== run 1 ==
Design SevenSegmentALU, start of the top module:
module SevenSegmentALU(
    input clk, 
    input reset,
    input onesBtn, 
    input tensBtn, 
    input hundredsBtn, 
    input sign, 
    input enter, 
    output [6:0] seg,
    output [3:0] anode 
);
Size: roughly 1100 cells after synthesis, about 18 I/O pins, about 0.0091 sq mm of cells after synthesis.
clock: 4.96 ns
lec_check: 0
abc_area: 0
cap_margin: 20
cell_pad_in_sites_global_placement: 0
core_aspect_ratio: 1.21
core_margin: 2
core_utilization: 71
cts_cluster_size: 41
gpl_timing_driven: 1
place_density_lb_addon: 0.28
slew_margin: 0
tns_end_percent: 95
run.sh (not shown) runs the stock make flow with config.mk's settings and CLKGATE_MAP_FILE=.
In run 1 the implementation completed, yet the final layout does not meet the checks, the culprit being negative setup slack.
The inputs of run 2 differ from those of run 1 as listed below.
- setting SETUP_SLACK_MARGIN to 0.45 for the first time
- changing PLACE_DENSITY_LB_ADDON from 0.28 to 0.2
- changing CORE_UTILIZATION from 71 to 72
- changing ABC_AREA from 0 to 1
- changing SLEW_MARGIN from 0 to 30
- changing the clock period (ns, I/O delays scaled along) from 4.96 to 3.92
### Flow results
FAIL run 2 @ global routing: tool exited with error. Run 2 against run 1: post-synthesis instance total higher, number of setup buffers added after CTS went up. Delta (run 2 minus run 1): post-synthesis share of cell area spent on full adders, half adders and majority gates saw little to no change; total die size saw a decrease. Relative to run 1, number of placed instances with taps included has increased by about 15% in run 2. Run 2: area of the placeable core lower than run 1.
Here is what was changed in the inputs of run 3 compared with run 2.
- clearing PLACE_DENSITY_LB_ADDON, which used to be 0.2
- clearing TNS_END_PERCENT, which used to be 95
- clearing CORE_ASPECT_RATIO, which used to be 1.21
- clearing CELL_PAD_IN_SITES_GLOBAL_PLACEMENT, which used to be 0
- clearing GPL_TIMING_DRIVEN, which used to be 1
- clearing SETUP_SLACK_MARGIN, which used to be 0.45
- swapping 30 for 20 in SLEW_MARGIN
- swapping 41 for 100 in CTS_CLUSTER_SIZE
- putting CTS_CLUSTER_DIAMETER at 211 where nothing was set
- swapping 3.92 for 6.93 in the clock period (ns, I/O delays scaled along)
Findings:
Run 3 finished end to end and its layout was clean on timing, DRC and antenna. Run 3 vs. run 2: effective utilization at floorplan shows a reduction of 0.40 points; instance area after placement went down by 640 sq um; die outline area has remained practically unchanged.

========
== amber ==
SevenSegmentALU again, from the RTL that the note above started with.
Settings: LEC_CHECK=0, ABC_AREA=1, CAP_MARGIN=10, CELL_PAD_IN_SITES_GLOBAL_PLACEMENT=1, CORE_ASPECT_RATIO=0.5, CORE_MARGIN=2, CORE_UTILIZATION=54, CTS_CLUSTER_DIAMETER=237, CTS_CLUSTER_SIZE=18, GPL_TIMING_DRIVEN=0, HOLD_SLACK_MARGIN=-0.01, PLACE_DENSITY=0.55, SETUP_SLACK_MARGIN=2.37, SLEW_MARGIN=25, TNS_END_PERCENT=65; clock period 10.0 ns.
Inputs modified between amber and raven:
- changing CAP_MARGIN from 10 to 20
- changing CTS_CLUSTER_SIZE from 18 to 99
- changing CORE_UTILIZATION from 54 to 15
- changing HOLD_SLACK_MARGIN from -0.01 to -0.1
- changing CTS_CLUSTER_DIAMETER from 237 to 373
- changing SLEW_MARGIN from 25 to 30
- removing GPL_TIMING_DRIVEN (formerly 0)
- removing SETUP_SLACK_MARGIN (formerly 2.37)
- removing CELL_PAD_IN_SITES_GLOBAL_PLACEMENT (formerly 1)
- changing TNS_END_PERCENT from 65 to 35
- changing PLACE_DENSITY from 0.55 to 0.88
## What came out
Compared with amber, raven shows leakage power total that has gone down slightly. In the tables for amber and raven, post-detailed-routing wire length reads lower with raven. raven — post-layout total power 1.9% higher, amber as reference. From amber to raven the numbers moved as follows: critical path depth grew by 3.3%, number of nets in the final layout shrank by 1.9%.
> inputs changed (raven -> zinc)
- a change of CTS_CLUSTER_DIAMETER from 373 to 237
- a deleted TNS_END_PERCENT that had been 35
- a deleted PLACE_DENSITY that had been 0.88
- a change of SLEW_MARGIN from 30 to 20
- a deleted CORE_ASPECT_RATIO that had been 0.5
- a change of HOLD_SLACK_MARGIN from -0.1 to -0.08
- a change of CORE_UTILIZATION from 15 to 40
- a deleted CTS_CLUSTER_SIZE that had been 99
- an added CELL_PAD_IN_SITES_GLOBAL_PLACEMENT of 1
- a deleted ABC_AREA that had been 1
### Flow results
- Across raven and zinc, the outcome is the same: a clean finish for every run.
- For zinc, the launching element of the worst setup path was secondNumber[10], unlike raven, where it was secondNumber[2].
- Number of cells in the yosys synthesis report (zinc over raven): decrease, 170
- The total power consumption of the routed design number comes out lower for raven vs zinc.
- Diff raven -> zinc | fmax | down by more than 10%
- Relative to raven, the number of buffers outside the clock class in the layout of zinc is higher by 1.
- Lower detailed-routed wire length on met3 was reported by zinc, not raven.
--- input diff zinc..cedar ---
- CTS_CLUSTER_DIAMETER: 237 -> 373
- HOLD_SLACK_MARGIN: -0.08 -> -0.1
- CTS_CLUSTER_SIZE: unset -> 99
- CELL_PAD_IN_SITES_GLOBAL_PLACEMENT: 1 -> unset
- TNS_END_PERCENT: unset -> 35
- CORE_ASPECT_RATIO: unset -> 0.5
- PLACE_DENSITY: unset -> 0.88
- SLEW_MARGIN: 20 -> 30
- ABC_AREA: unset -> 1
- CORE_UTILIZATION: 40 -> 31
### Flow results
- Taking zinc as the reference, in cedar net count of the finished layout increased 176; placeable core region increased by about 30% relative to the old numbers.
- Looking at launching instance or port of the critical path, the secondNumber[10] result is from zinc; the secondNumber[2] one comes from cedar.
- Row met3 usage: cedar lower / zinc higher
- Measured against each other, zinc and cedar differ in non-clock buffer count, the lower figure coming from cedar.
- Post-synthesis cell area (cedar over zinc): increase, 1.1%
- In the flow results for zinc and cedar, the average size of a mapped cell is larger on zinc.
- Die size: zinc and cedar compared, higher one is cedar
--- input diff cedar..lagoon ---
- ABC_AREA: 1 -> 0
- CORE_UTILIZATION: 31 -> 15
- CORE_ASPECT_RATIO: 0.5 -> unset
### Flow results
The lower post-route cell area came out of cedar. lagoon drops fewer vias than cedar. Changes observed in lagoon relative to cedar: layout overhead on the synthesized area now larger; critical path's largest stage delay now larger; count of placed standard cells in the final layout, fillers left out now larger; synthesized netlist cell count now smaller. Taking cedar as 1.0, lagoon lands at 0.862 on yosys cell count.
Power and IR drop assume default switching activity.
